==> inputs of trial 1 <==
==> flow/design.v <==
module APB_MASTER(PCLK,PRESETn,PREADY,ST,WEN,APB_WADRS,APB_RADRS,APB_WDATA,PRDATA,PSEL,PLSVERR,PENABLE,PWRITE,PADDR,PWDATA,APB_RDATA_OUT);
input ST,WEN;
input [8:0] APB_WADRS,APB_RADRS;
input [7:0] APB_WDATA;
output [7:0] APB_RDATA_OUT;
input PCLK,PRESETn,PREADY;
input [7:0] PRDATA;
output reg PSEL,PLSVERR;
output reg PENABLE,PWRITE;
output reg [8:0] PADDR;
output reg [7:0] PWDATA;
reg [1:0] PS,NS;
localparam  IDLE=2'b00,
            SETUP=2'b01,
            ACCESS=2'b10;
reg setup_error;
reg invalid_setup_error;
reg [7:0] rdata;
assign APB_RDATA_OUT = rdata;
always @(posedge PCLK)
begin
    if(!PRESETn)
        PS<=IDLE;
    else
        PS<=NS;
end
always @(*)
begin
    case(PS)
        IDLE:
        begin
            if(ST)
            begin
                NS=SETUP;
            end
            else
            begin
                NS=IDLE;
            end
        end
        SETUP:
        begin
            NS=ACCESS;
        end
        ACCESS:
        begin
            if(!PREADY)
                NS=ACCESS;
            else
            begin
                if(ST)
                    NS=SETUP;
                else
                    NS=IDLE;
            end
        end
        default:NS=IDLE;
    endcase
end
always @(posedge PCLK)
begin
    if(!PRESETn)
    begin
        PSEL     <= 0;
        PENABLE  <= 0;
        PWRITE   <= 0;
        PADDR    <= 0;
        PWDATA   <= 0;
    end
    else
    case(NS)
        IDLE:
        begin
            PSEL     <= 0;
            PENABLE  <= 0;
            PWRITE   <= 0;
            PADDR    <= 0;
            PWDATA   <= 0;
        end
        SETUP:
        begin
            PSEL    <= 1;
            PENABLE <= 0;
            PWRITE  <= WEN;
            PADDR   <= WEN ? APB_WADRS : APB_RADRS;
            PWDATA  <= APB_WDATA;
        end
        ACCESS:
        begin
            PSEL    <= 1;
            PENABLE <= 1;
        end
        default:
        begin
            PSEL     <= 0;
            PENABLE  <= 0;
            PWRITE   <= 0;
            PADDR    <= 0;
            PWDATA   <= 0;
        end
    endcase
end
always @(posedge PCLK)
begin
    if(!PRESETn)
        rdata <= 0;
    else if (PS == ACCESS && !PWRITE && PREADY)
        rdata <= PRDATA;
end
always @(*)
begin
    if (PADDR > 9'h03F)
        setup_error = 1'b1;
    else
        setup_error = 1'b0;
    invalid_setup_error = setup_error;
end
always @(posedge PCLK)
begin
    if(!PRESETn)
        PLSVERR <= 0;
    else
        PLSVERR <= invalid_setup_error;
end
endmodule
module APB_SLAVE(
 input PCLK,PRESETn,
 input PSEL,PENABLE,PWRITE,
 input [7:0]PADDR,PWDATA,
 output [7:0]PRDATA,
 output reg PREADY );
reg [7:0] mem [0:63];
assign PRDATA = (PADDR < 8'd64) ? mem[PADDR[5:0]] : 8'h00;
always @(*)
begin
 if(!PRESETn)
      PREADY = 0;
 else if(PSEL && PENABLE)
      PREADY = 1;
 else
      PREADY = 0;
end
always @(posedge PCLK)
begin
 if(PREADY && PWRITE && (PADDR < 8'd64))
      mem[PADDR[5:0]] <= PWDATA;
end
endmodule
module APB_TOP(
    input PCLK, PRESETn,
    input ST, WEN,
    input [8:0] APB_WADRS, APB_RADRS,
    input [7:0] APB_WDATA,
    output [7:0] APB_RDATA_OUT,
    output PSLVERR
);
    wire PSEL, PENABLE, PWRITE, PREADY;
    wire [8:0] PADDR;
    wire [7:0] PWDATA, PRDATA;
    APB_MASTER MASTER_INST (
        .PCLK(PCLK),
        .PRESETn(PRESETn),
        .PREADY(PREADY),
        .ST(ST),
        .WEN(WEN),
        .APB_WADRS(APB_WADRS),
        .APB_RADRS(APB_RADRS),
        .APB_WDATA(APB_WDATA),
        .PRDATA(PRDATA),
        .PSEL(PSEL),
        .PLSVERR(PSLVERR),
        .PENABLE(PENABLE),
        .PWRITE(PWRITE),
        .PADDR(PADDR),
        .PWDATA(PWDATA),
        .APB_RDATA_OUT(APB_RDATA_OUT)
    );
    APB_SLAVE SLAVE_INST (
        .PCLK(PCLK),
        .PRESETn(PRESETn),
        .PSEL(PSEL),
        .PENABLE(PENABLE),
        .PWRITE(PWRITE),
        .PADDR(PADDR[7:0]),  
        .PWDATA(PWDATA),
        .PRDATA(PRDATA),
        .PREADY(PREADY)
    );
endmodule
==> flow/run.sh <==
#!/bin/bash
# the make line also repeats each setting of config.mk as NAME=value (left out here)
make -C /OpenROAD-flow-scripts/flow DESIGN_CONFIG=/design/flow/config.mk WORK_HOME=/design/flow/orfs CLKGATE_MAP_FILE= finish
==> flow/config.mk <==
export PLATFORM = sky130hd
export DESIGN_NAME = APB_TOP
export DESIGN_NICKNAME = APB_TOP
export VERILOG_FILES = /design/flow/design.v
export SDC_FILE = /design/flow/constraint.sdc
export NUM_CORES = 4
export LEC_CHECK = 0
export CAP_MARGIN = 10
export CORE_MARGIN = 2
export CORE_UTILIZATION = 70
export CTS_CLUSTER_SIZE = 27
export HOLD_SLACK_MARGIN = -0.1
export SETUP_SLACK_MARGIN = 0.55
export SLEW_MARGIN = 20
==> flow/constraint.sdc <==
create_clock -name core_clock -period 2.12 [get_ports {PCLK}]
set_input_delay 0.4240 -clock core_clock [delete_from_list [all_inputs] [get_ports {PCLK}]]
set_output_delay 0.4240 -clock core_clock [all_outputs]
set_load 0.01 [all_outputs]
==> build 95: changes against trial 1 <==
==> flow/config.mk (replaced) <==
export PLATFORM = sky130hd
export DESIGN_NAME = APB_TOP
export DESIGN_NICKNAME = APB_TOP
export VERILOG_FILES = /design/flow/design.v
export SDC_FILE = /design/flow/constraint.sdc
export NUM_CORES = 4
export LEC_CHECK = 0
export ABC_AREA = 1
export CAP_MARGIN = 20
export CELL_PAD_IN_SITES_DETAIL_PLACEMENT = 2
export CELL_PAD_IN_SITES_GLOBAL_PLACEMENT = 1
export CORE_MARGIN = 2
export CORE_UTILIZATION = 50
export CTS_CLUSTER_DIAMETER = 140
export GPL_ROUTABILITY_DRIVEN = 1
export GPL_TIMING_DRIVEN = 0
export MIN_ROUTING_LAYER = met2
export PLACE_DENSITY_LB_ADDON = 0.13
export SLEW_MARGIN = 20
==> flow/constraint.sdc (replaced) <==
create_clock -name core_clock -period 3.27 [get_ports {PCLK}]
set_input_delay 0.6540 -clock core_clock [delete_from_list [all_inputs] [get_ports {PCLK}]]
set_output_delay 0.6540 -clock core_clock [all_outputs]
set_load 0.01 [all_outputs]
==> trial 66: changes against trial 1 <==
==> flow/config.mk (replaced) <==
export PLATFORM = sky130hd
export DESIGN_NAME = APB_TOP
export DESIGN_NICKNAME = APB_TOP
export VERILOG_FILES = /design/flow/design.v
export SDC_FILE = /design/flow/constraint.sdc
export NUM_CORES = 4
export LEC_CHECK = 0
export ABC_AREA = 0
export CAP_MARGIN = 5
export CELL_PAD_IN_SITES_DETAIL_PLACEMENT = 0
export CORE_ASPECT_RATIO = 1.72
export CORE_MARGIN = 2
export CORE_UTILIZATION = 46
export CTS_CLUSTER_DIAMETER = 294
export GPL_ROUTABILITY_DRIVEN = 0
export HOLD_SLACK_MARGIN = -0.1
export MIN_ROUTING_LAYER = met1
export SETUP_SLACK_MARGIN = 1.0
export SLEW_MARGIN = 5
export TNS_END_PERCENT = 5
==> flow/constraint.sdc (replaced) <==
create_clock -name core_clock -period 2.7 [get_ports {PCLK}]
set_input_delay 0.5400 -clock core_clock [delete_from_list [all_inputs] [get_ports {PCLK}]]
set_output_delay 0.5400 -clock core_clock [all_outputs]
set_load 0.01 [all_outputs]
==> CHANGELOG.md <==
## Flow update

* Row cnt at 63
* Last step reached: global routing (5_1_grt)
* Status: stopped before the end
* Halt Reason: [ERROR DPL-0033] detailed placement checks failed during check placement.
(the above is from trial 1)
==> CHANGELOG.md <==
### Physical design

* Non-clk bufs at 210
* Synth Area in Compound Gates at 4.26%
* Status: no timing/DRC/antenna violations
* ANT nets after route at 0
* Die Height at 286 µm
* Grt ovf at 0
(the above is from trial 66)
==> CHANGELOG.md <==
## Flow update

* Initial Util at 50.6%
* Last step reached: global routing (5_1_grt)
* Status: stopped before the end
* PortBufs at 37
* Halt Reason: [ERROR GRT-0116] Global routing finished with congestion. Check the congestion regions in the DRC Viewer.
(the above is from build 95)
